Design calculator, start of the top module:
module calculator (input CLOCK_50,
							input RESET,
							input KEYPRESSED,
							input [3:0] KEYCODE,
							input [3:0] KEY,
							output [0:6] HEX0, HEX1, HEX2, HEX3, HEX4, HEX5, HEX6, HEX7
							);
		wire clockmain = CLOCK_50;
		wire rst = RESET;
		wire [3:0] keycode = KEYCODE;
		wire keystrobe;
		wire load_A, load_B;
		wire bksp_A, bksp_B;
		posedgetrigger keypressedge (.clock(clockmain), .rst(rst), .signal(KEYPRESSED), .strobe(keystrobe));
		wire dig_strobe, reset_strobe, ex_strobe, op_strobe, sub_strobe;
		wire [3:0] dig_code;
		wire [1:0] op_code;
		inputhandler keypad (
			.keystrobe(keystrobe),
			.keycode(keycode),
			.dig_strobe(dig_strobe),
			.reset_strobe(reset_strobe),
			.ex_strobe(ex_strobe),
			.op_strobe(op_strobe),
			.sub_strobe(sub_strobe),
			.dig_code(dig_code),
			.op_code(op_code)
		);
		wire bksp_strobe, MS_strobe, MR_strobe, MC_strobe;
		PBhandler PB (
			.KEY(KEY),
			.clock(clockmain),
			.rst(rst),
			.bksp_strobe(bksp_strobe),
			.MS_strobe(MS_strobe),
			.MR_strobe(MR_strobe),
			.MC_strobe(MC_strobe)
		);
		wire [1:0] display_select;
		wire load_op, reset_state, execute, load_A_mem, load_B_mem, load_mem, clear_mem;
		control FSM (
			.dig_in(dig_strobe),
			.reset_in(reset_strobe),
			.ex_in(ex_strobe),
			.op_in(op_strobe),
			.bksp_in(bksp_strobe),
			.MS_in(MS_strobe),
			.MR_in(MR_strobe),
			.MC_in(MC_strobe),
			.sub_in(sub_strobe),
			.clock(clockmain),
			.rst(rst),
			.bksp_A(bksp_A),
			.bksp_B(bksp_B),
			.load_A(load_A),
			.load_B(load_B),
			.load_mem(load_mem),
			.clear_mem(clear_mem),
			.load_A_mem(load_A_mem),
			.load_B_mem(load_B_mem),
			.load_op(load_op),
			.reset_out(reset_state),
			.execute(execute),  
			.display_select(display_select)
		);
		wire[31:0] reg_A, reg_B;
		wire [31:0] memory_selected, memory_stored;
		bcdreg operand_A (.clock(clockmain), .rst(rst),
							.digit(dig_code),
							.load(load_A),
							.bksp(bksp_A),
							.clear(reset_state),
							.bcdreg(reg_A),
							.mem(memory_stored),
							.load_mem(load_A_mem)
							);
		bcdreg operand_B (.clock(clockmain), .rst(rst),
							.digit(dig_code),
							.load(load_B),
							.bksp(bksp_B),
							.clear(reset_state),
							.bcdreg(reg_B),
							.mem(memory_stored),
							.load_mem(load_B_mem)
							);
		wire [1:0] operator;
  ...
Size: ~8900 cells after synthesis, about 67 I/O pins.
export LEC_CHECK = 0
export ABC_AREA = 1
export CAP_MARGIN = 5
export CORE_MARGIN = 2
export CORE_UTILIZATION = 71
export CTS_CLUSTER_DIAMETER = 297
export MAX_ROUTING_LAYER = met4
export SLEW_MARGIN = 20
create_clock -name core_clock -period 27.3 [get_ports {CLOCK_50}]
run.sh (not shown) runs the stock make flow with config.mk's settings and CLKGATE_MAP_FILE=.
The starting point finished but failed the layout checks on negative setup slack.
==> next run, changes <==
- CTS_CLUSTER_DIAMETER: 297 -> not set
- clock period: 27.3 -> 24.6 ns (I/O delays scaled with it)
This time the run never finished: it broke off in global routing (5_1_grt) with GRT-0232.
Area after synthesis is unchanged.
Die size is unchanged.
Synthesized cell count is unchanged.
==> next run, changes <==
- CAP_MARGIN: 5 -> 20
- CORE_UTILIZATION: 71 -> 69
- MAX_ROUTING_LAYER: met4 -> not set
- clock period: 24.6 -> 37.2 ns (I/O delays scaled with it)
After rerunning: Now the flow ran to the end with no violations. Synthesized area is unchanged. Synthesized cell count is unchanged. Die size rises by 2.9%.

========
calculator again, from the RTL that the note above started with.
==> flow/config.mk <==
export PLATFORM = sky130hd
export DESIGN_NAME = calculator
export DESIGN_NICKNAME = calculator
export VERILOG_FILES = /design/flow/design.v
export SDC_FILE = /design/flow/constraint.sdc
export NUM_CORES = 4
export LEC_CHECK = 0
export ABC_AREA = 1
export CAP_MARGIN = 0
export CORE_MARGIN = 2
export CORE_UTILIZATION = 72
export CTS_CLUSTER_DIAMETER = 256
export SETUP_SLACK_MARGIN = 4.1
export SLEW_MARGIN = 20
==> flow/constraint.sdc <==
create_clock -name core_clock -period 33.8 [get_ports {CLOCK_50}]
set_input_delay 6.7600 -clock core_clock [delete_from_list [all_inputs] [get_ports {CLOCK_50}]]
set_output_delay 6.7600 -clock core_clock [all_outputs]
set_load 0.01 [all_outputs]
The first run passed the timing, design-rule and antenna checks.
==> next run, changes <==
--- a/flow/config.mk
+++ b/flow/config.mk
@@ -9 +9 @@
-export CAP_MARGIN = 0
+export CAP_MARGIN = 20
@@ -11,3 +11 @@
-export CORE_UTILIZATION = 72
-export CTS_CLUSTER_DIAMETER = 256
-export SETUP_SLACK_MARGIN = 4.1
+export CORE_UTILIZATION = 44
==> flow/constraint.sdc (replaced) <==
create_clock -name core_clock -period 33.3 [get_ports {CLOCK_50}]
set_input_delay 6.6600 -clock core_clock [delete_from_list [all_inputs] [get_ports {CLOCK_50}]]
set_output_delay 6.6600 -clock core_clock [all_outputs]
set_load 0.01 [all_outputs]
Effect: Worst setup slack degrades by 1900 ps; die size grows by well over a third; synthesized area does not change; synthesized cell count does not change; register-to-register slack degrades by 1900 ps; design area decreases slightly; flip-flop count is unchanged; critical path depth goes up by 4.

========
Starting RTL as in the previous note.
Settings: LEC_CHECK=0, ABC_AREA=1, CAP_MARGIN=20, CELL_PAD_IN_SITES_GLOBAL_PLACEMENT=0, CORE_MARGIN=2, CORE_UTILIZATION=64, CTS_CLUSTER_DIAMETER=53, PLACE_DENSITY=0.48, SETUP_SLACK_MARGIN=5.0, SLEW_MARGIN=0; clock period 68.8 ns.
The first run finished clean.
Then changed:
CELL_PAD_IN_SITES_GLOBAL_PLACEMENT = default   (was 0)
CORE_UTILIZATION = 40   (was 64)
CTS_CLUSTER_DIAMETER = default   (was 53)
PLACE_DENSITY = default   (was 0.48)
SETUP_SLACK_MARGIN = default   (was 5.0)
SLEW_MARGIN = 20   (was 0)
clock period = 50.0 ns   (was 68.8 ns; I/O delays follow)
Clock skew goes up by 13 ps.
Worst setup slack loses 19000 ps.
Sequential cell count stays the same.
Via count decreases by 2.4%.
Then changed:
CAP_MARGIN = 15   (was 20)
CORE_ASPECT_RATIO = 1.03   (was default)
CORE_UTILIZATION = 23   (was 40)
SETUP_SLACK_MARGIN = 1.74   (was default)
SLEW_MARGIN = 25   (was 20)
- via count falls by 1.8%
- register-to-register slack gets better by 630 ps
- routed wire length falls by 1.4%
- cell area rises by 2.7%
- core utilization falls by 18 points
